[design/flow/config.mk]
export PLATFORM = sky130hd
export DESIGN_NAME = mult32x32
export DESIGN_NICKNAME = mult32x32
export VERILOG_FILES = /design/flow/design.v
export SDC_FILE = /design/flow/constraint.sdc
export NUM_CORES = 4
export LEC_CHECK = 0
export CAP_MARGIN = 20
export CORE_MARGIN = 2
export CORE_UTILIZATION = 58
export CTS_CLUSTER_DIAMETER = 374
export SLEW_MARGIN = 20
export TNS_END_PERCENT = 15
[design/flow/constraint.sdc]
create_clock -name core_clock -period 8.58 [get_ports {clk}]
set_input_delay 1.7160 -clock core_clock [delete_from_list [all_inputs] [get_ports {clk}]]
set_output_delay 1.7160 -clock core_clock [all_outputs]
set_load 0.01 [all_outputs]
[design/flow/design.v]
module mult32x32_fsm (
    input logic clk,               
    input logic reset,             
    input logic start,             
    output logic busy,             
    output logic [1:0] a_sel,      
    output logic b_sel,            
    output logic [2:0] shift_sel,  
    output logic upd_prod,         
    output logic clr_prod          
);
	typedef enum { idle, handle1, handle2, handle3, handle4, handle5, handle6, handle7, handle8} sm_type;
	sm_type current_state;
	sm_type next_state;
	always_ff @(posedge clk, posedge reset) begin
		if (reset== 1'b1) begin
			current_state <=idle;
		end
		else begin
			current_state <= next_state;
		end
	end
	always_comb begin
		next_state= current_state;
		busy=1'b1;
		upd_prod= 1'b1;
		clr_prod= 1'b0;
		a_sel= 2'b0;
		b_sel= 1'b0;
		shift_sel= 3'b0;
		case(current_state)
			idle: begin
				if(start== 1'b0) begin
					next_state=idle;
					busy=1'b0;
					upd_prod=1'b0;
				end
				else begin
					next_state=handle1;
					busy=1'b0;
					upd_prod=1'b0;
					clr_prod=1'b1;
				end
			end
			handle1: begin
				next_state= handle2;
				a_sel=2'b0;
				b_sel=1'b0;
				shift_sel=3'b0;
			end
			handle2: begin
				next_state= handle3;
				a_sel=2'b01;
				b_sel=1'b0;
				shift_sel=3'b001;
			end
			handle3: begin
				next_state= handle4;
				a_sel=2'b10;
				b_sel=1'b0;
				shift_sel=3'b010;
			end
			handle4: begin
				next_state= handle5;
				a_sel=2'b11;
				b_sel=1'b0;
				shift_sel=3'b011;
			end
			handle5: begin
				next_state= handle6;
				a_sel=2'b0;
				b_sel=1'b1;
				shift_sel=3'b010;
			end
			handle6: begin
				next_state= handle7;
				a_sel=2'b01;
				b_sel=1'b1;
				shift_sel=3'b011;
			end
			handle7: begin
				next_state= handle8;
				a_sel=2'b10;
				b_sel=1'b1;
				shift_sel=3'b100;
			end
			handle8: begin
				next_state= idle;
				a_sel=2'b11;
				b_sel=1'b1;
				shift_sel=3'b101;
			end
		endcase
	end
endmodule
module mult32x32_arith (
    input logic clk,              
    input logic reset,            
    input logic [31:0] a,         
    input logic [31:0] b,         
    input logic [1:0] a_sel,      
    input logic b_sel,            
    input logic [2:0] shift_sel,  
    input logic upd_prod,         
    input logic clr_prod,         
    output logic [63:0] product   
);
logic [15:0] out16;
logic [7:0] out8;
always_comb begin
	case(a_sel)
		2'b00: out8 = a[7:0];
		2'b01: out8 = a[15:8];
		2'b10: out8 = a[23:16];
		2'b11: out8 = a[31:24];
	endcase
end
always_comb begin
	case(b_sel)
		1'b0: out16 = b[15:0];
		1'b1: out16 = b[31:16];
	endcase
end
logic [23:0] mult;
always_comb begin
	mult = out16 * out8;
end
logic [63:0] shifted;
always_comb begin
	shifted = 64'b0;
	case(shift_sel)
		3'b000: shifted = mult;
		3'b001: shifted = mult << 8; 
		3'b010: shifted = mult << 16;
		3'b011: shifted = mult << 24;
		3'b100: shifted = mult << 32;
		3'b101: shifted = mult << 40;
	endcase
end
always_ff @(posedge clk, posedge reset) begin
	if(reset == 1'b1) begin 
		product <= 64'b0;
	end
	else begin
		if(clr_prod == 1'b1) begin
			product <= 64'b0;
		end
		else if (upd_prod == 1'b1) begin
			product <= product + shifted;
		end
	end
end
endmodule
module mult32x32 (
    input logic clk,             
    input logic reset,           
    input logic start,           
    input logic [31:0] a,        
    input logic [31:0] b,        
    output logic busy,           
    output logic [63:0] product  
);
logic [1:0] a_sel;
logic b_sel;
logic [2:0] shift_sel;
logic upd_prod;
logic clr_prod;
mult32x32_fsm fsm(
	.clk(clk),
	.reset(reset),
	.start(start),
	.busy(busy),
	.a_sel(a_sel),
	.b_sel(b_sel),
	.shift_sel(shift_sel),
	.upd_prod(upd_prod),
	.clr_prod(clr_prod)
);
mult32x32_arith arith(
	.clk(clk),
	.reset(reset),
	.a(a),
	.b(b),
	.a_sel(a_sel),
	.b_sel(b_sel),
	.shift_sel(shift_sel),
	.upd_prod(upd_prod),
	.clr_prod(clr_prod),
	.product(product)
);
endmodule
[design/flow/run.sh]
#!/bin/bash
# the make line also repeats each setting of config.mk as NAME=value (left out here)
make -C /OpenROAD-flow-scripts/flow DESIGN_CONFIG=/design/flow/config.mk WORK_HOME=/design/flow/orfs CLKGATE_MAP_FILE= finish
==> notes.md, run 1 <==
run metrics: Yosys top cell area share 0.156, CTS Sinks 73, number of library cell types mapped by synthesis 76, Syn Inst Count 1490, YS chip area 11600 sq um, die width 145 um, Top area cell types dfrtp_1 (16%), fa_1 (15%), ha_1 (12%), nor2_1 (6.3%), nand2_1 (5.0%), Adders+Majority by Area 0.263, GP Congestion 0.979, status did not finish, worst slack at placement -1.38 ns, failing step global routing (5_1_grt), placed wire-length estimate 32400 um, H-tree levels 3, Post-synth EDFFs 0, number of warnings issued by yosys 2, PortBufs 131, yosys simple share 0.212, maximum clock path buffer count 2, Seq share, synth 0.158, Core Density at Floorplan 0.592, Async S/R FF share, synth 1.00, All-Layer GR Usage 0.841, Synth top cell by count nor2_1, core area 19500 sq um, Remaining Overflow, GRT 229, main flop type dfrtp_1, aoi share 0.230, syn_nets 1749, Synth Cell Area 11600 sq um, yosys xor share 0.0538, Post-synth top cells nor2_1 (195), nand2_1 (153), inv_1 (128), ha_1 (107), o21ai_0 (105), DIE HEIGHT 145 um, mux frac, synth 0.0195, main logic family after synthesis adder cells, Root Buffer clkbuf_16, yosys cell count 1490, area leader, netlist dfrtp_1, error msg [ERROR GRT-0232] Routing congestion too high. Check the congestion heatmap in the GUI., Mean Syn Cell Area 7.76 sq um, die area 21100 sq um, total CTS buffers 9, Yosys reg bits 73, IO Count 132, row count 51
-- repair_timing --
| action | CTS |
|---|---|
| hold buffers | 0 |
| pin swaps | 178 |
| setup endpoints to repair | 47 |
| buffers inserted | 70 |
| resized | 311 |
| gates cloned | 1 |
-- metrics by stage --
| stage | cells | power (mW) | area (sq um) |
|---|---|---|---|
| 4_1_cts | 2295 | 24.4 | 17800 |
| 3_5_place_dp | 2210 | 21.5 | 16000 |
| 3_3_place_gp | 2210 | 21.0 | 16000 |
| 2_1_floorplan | 1490 | 11.3 | 11700 |
-- metal layers --
metal | global-route usage | overflow
met2 | 0.989 | 136
met4 | 0.894 | 86
met5 | 0.300 | 0
met3 | 0.724 | 5
met1 | 0.815 | 2
==> inputs of run 2 (changes only) <==
Settings changed: CORE_UTILIZATION 58 to 54, CTS_CLUSTER_DIAMETER 374 to 28, SETUP_SLACK_MARGIN from default to 1.25, SLEW_MARGIN 20 to 5, TNS_END_PERCENT 15 to default.
Clock period 8.58 ns to 6.16 ns, I/O delays scaled along.
==> run 2 against run 1 <==
  * The flow again stops in global routing (5_1_grt)
  * Synthesized cell count is the same
  * Synthesized area is the same
  * Die area grew 7.2%
==> notes.md, run 2 <==
run metrics: Synth top cell by count nor2_1, maximum clock path buffer count 2 (unchanged), failing step global routing (5_1_grt), die area 22600 sq um (+7.2%), Yosys reg bits 73 (unchanged), total CTS buffers 9 (unchanged), PortBufs 131 (unchanged), mux frac, synth 0.0195 (unchanged), Syn Inst Count 1490 (unchanged), Seq share, synth 0.158 (unchanged), Yosys top cell area share 0.156 (unchanged), main logic family after synthesis adder cells, Synth Cell Area 11600 sq um (unchanged), Adders+Majority by Area 0.263 (unchanged), Inst Count DP 2243 (+1.5%), number of warnings issued by yosys 2 (unchanged), H-tree levels 3 (unchanged), area leader, netlist dfrtp_1, YS chip area 11600 sq um (unchanged), core area 21000 sq um (+7.7%), Async S/R FF share, synth 1.00 (unchanged), yosys simple share 0.212 (unchanged), syn_nets 1749 (unchanged), aoi share 0.230 (unchanged), Top area cell types dfrtp_1 (16%), fa_1 (15%), ha_1 (12%), nor2_1 (6.3%), nand2_1 (5.0%), placed wire-length estimate 32100 um (-0.90%), error msg [ERROR GRT-0232] Routing congestion too high. Check the congestion heatmap in the GUI., Root Buffer clkbuf_16, number of library cell types mapped by synthesis 76 (unchanged), yosys xor share 0.0538 (unchanged), All-Layer GR Usage 0.784, die width 150 um (+3.5%), CTS Sinks 73 (unchanged), main flop type dfrtp_1, yosys cell count 1490 (unchanged), Remaining Overflow, GRT 9, GP Congestion 0.954 (-2.5%), Core Density at Floorplan 0.550 (-0.0421), Post-synth top cells nor2_1 (195), nand2_1 (153), inv_1 (128), ha_1 (107), o21ai_0 (105), status did not finish, row count 53 (+3.9%), Post-synth EDFFs 0 (unchanged), Mean Syn Cell Area 7.76 sq um (unchanged), DIE HEIGHT 150 um (+3.5%), IO Count 132 (unchanged), Placed Area 16700 sq um (+4.4%)
[run 2: repair_timing]
item | CTS
endpoints found under the setup margin | 60
pin swaps | 99
gates resized | 226
setup buffers | 72
hold buffers | 0
[run 2: per-stage QoR]
stage / worst slack (ns) / hold slack, ns
4_1_cts: -2.04 / 0.354
3_5_place_dp: -2.95 / 0.339
3_3_place_gp: -2.79 / 0.335
2_1_floorplan: -1.64 / 0.331
[run 2: per-layer routing]
| metal | global-route usage | overflow |
|---|---|---|
| met2 | 0.908 | 3 |
| met5 | 0.411 | 0 |
| met3 | 0.727 | 0 |
| met4 | 0.735 | 6 |
| met1 | 0.767 | 0 |
Power figures rest on the tool's default switching activity, not on a simulated workload.
